// udp_ipv4_tx
module udp_ipv4_tx (
    input  wire             ap_clk,
    input  wire             ap_rst_n,
    input  wire  [31:0]     my_ip_addr,
    input  wire   [7:0]     ip_protocol,
    input  wire             s_axis_tx_meta_tvalid,
    output wire             s_axis_tx_meta_tready,
    input  wire [255:0]     s_axis_tx_meta_tdata,
    input  wire             s_axis_tx_data_tvalid,
    output wire             s_axis_tx_data_tready,
    input  wire  [63:0]     s_axis_tx_data_tdata,
    input  wire   [7:0]     s_axis_tx_data_tkeep,
    input  wire             s_axis_tx_data_tlast,
    output wire             m_axis_tx_data_tvalid,
    input  wire             m_axis_tx_data_tready,
    output wire   [63:0]    m_axis_tx_data_tdata,
    output wire    [7:0]    m_axis_tx_data_tkeep,
    output wire             m_axis_tx_data_tlast,
    output wire   [31:0]    datagrams_transmitted
);
Size: ~2,800 cells after synthesis, about 630 flip-flops, about 26,000 um^2 of cells after synthesis.
clock: 2.42 ns
lec_check: 0
cap_margin: 20
core_margin: 2
core_utilization: 68
cts_cluster_size: 17
setup_slack_margin: 0.7
slew_margin: 20
run.sh (not shown) runs the stock make flow with config.mk's settings and CLKGATE_MAP_FILE=.
The first run did not get past global routing (5_1_grt), error ODB-0269.
Next try:
ABC_AREA = 1   (was not set)
CORE_UTILIZATION = 56   (was 68)
CTS_CLUSTER_SIZE = not set   (was 17)
PLACE_DENSITY = 0.38   (was not set)
SETUP_SLACK_MARGIN = not set   (was 0.7)
clock period = 3.07 ns   (was 2.42 ns; I/O delays follow)
After rerunning: The changed run finished clean. Area after synthesis goes down by 0.55%. Synthesized cell count goes up by 7.6%. Die area goes up by 20%.
Next try:
ABC_AREA = not set   (was 1)
CORE_UTILIZATION = 65   (was 56)
CTS_CLUSTER_SIZE = 52   (was not set)
PLACE_DENSITY = not set   (was 0.38)
clock period = 3.25 ns   (was 3.07 ns; I/O delays follow)
- Now the flow completed, yet does not pass: setup timing
- final area went up slightly
- non-clock buffer count went up by 19
- combinational power went down by about a fifth
- sequential cell count does not change
- core utilization went up by 12 points
- sequential share of layout area went down by 0.79 points
- total power went down by roughly a tenth
- wire length went down slightly
- setup slack gets worse by 340 ps
- cell count went down by a little under a tenth
Next try:
CORE_UTILIZATION = 40   (was 65)
CTS_CLUSTER_SIZE = not set   (was 52)
PLACE_DENSITY = 0.6   (was not set)
clock period = 4.33 ns   (was 3.25 ns; I/O delays follow)
Effect: With this change the flow ran to the end with no violations. Worst setup slack improves by 510 ps. Sequential share of layout area is higher by 0.93 points. Routed wire length came out higher by 3.9%. Power came out lower by 25%. Die size went up by 61%. Cell area shrinks by 2.1%. Global-route usage fell by 12 points. Clock power came out lower by 18%.
Next try:
CORE_UTILIZATION = 72   (was 40)
CTS_CLUSTER_SIZE = 50   (was not set)
SETUP_SLACK_MARGIN = -0.23   (was not set)
clock period = 3.34 ns   (was 4.33 ns; I/O delays follow)
Effect:
- The changed run finished but failed the layout checks on setup timing
- final area falls slightly
- non-clock buffer count came out higher by 47
- hold slack is about the same
- routed wire length is higher by roughly a tenth

---

udp_ipv4_tx again, from the RTL that the note above started with.
make LEC_CHECK=0 ABC_AREA=1 CAP_MARGIN=20 CORE_MARGIN=2 CORE_UTILIZATION=40 GPL_TIMING_DRIVEN=0 HOLD_SLACK_MARGIN=0.1 MAX_ROUTING_LAYER=met4 SETUP_SLACK_MARGIN=-0.27 SLEW_MARGIN=35 TNS_END_PERCENT=90 finish   # period 6.34 ns
Change:
Settings changed: ABC_AREA 1 to not set, CORE_UTILIZATION 40 to 72, GPL_TIMING_DRIVEN 0 to not set, HOLD_SLACK_MARGIN 0.1 to not set, MAX_ROUTING_LAYER met4 to not set, SETUP_SLACK_MARGIN -0.27 to -0.1, SLEW_MARGIN 35 to 20, TNS_END_PERCENT 90 to not set.
Clock period 6.34 ns to 1.17 ns, I/O delays scaled along.
Result: The new run never finished: it broke off in clock tree synthesis; synthesized area rises by 0.56%; synthesized cell count drops by 7.1%; die area drops by 44%.
Change:
Settings changed: CORE_UTILIZATION 72 to 29, PLACE_DENSITY set to 0.6, SETUP_SLACK_MARGIN -0.1 to not set.
Clock period 1.17 ns to 6.19 ns, I/O delays scaled along.
The changed run went through all stages and came out clean.
Area after synthesis does not change.
Die area rose by about 140%.
Synthesized cell count is unchanged.
Change:
Settings changed: ABC_AREA set to 1, CORE_UTILIZATION 29 to 68, CTS_CLUSTER_SIZE set to 96, PLACE_DENSITY 0.6 to 0.38.
Clock period 6.19 ns to 4.1 ns, I/O delays scaled along.
Wire length fell by 3.3%.
Worst setup slack is worse by 1.4 ns.
Worst hold slack degrades by 0.0063 ns.
First-iteration DRC count climbs by 80%.
Clock-buffer cell count drops by 20.
Synthesized cell count went up by 7.6%.
Total power came out higher by 50%.
Non-clock buffer count climbs by 3.
Sequential power rose by 53%.
Clock skew grows by 0.0059 ns.
Cell count is lower by 11%.
Change:
Settings changed: ABC_AREA 1 to not set, CORE_UTILIZATION 68 to 40, CTS_CLUSTER_SIZE 96 to not set, PLACE_DENSITY 0.38 to 0.6.
Clock period 4.1 ns to 5.0 ns, I/O delays scaled along.
Outcome: The new run ran to the end with no violations; maximum frequency decreases by a few percent; clock skew decreases by 0.018 ns; worst hold slack gains 0.0086 ns; via count decreases by roughly a tenth; power decreases by about a fifth.
Power is estimated from default activity; no workload was simulated.
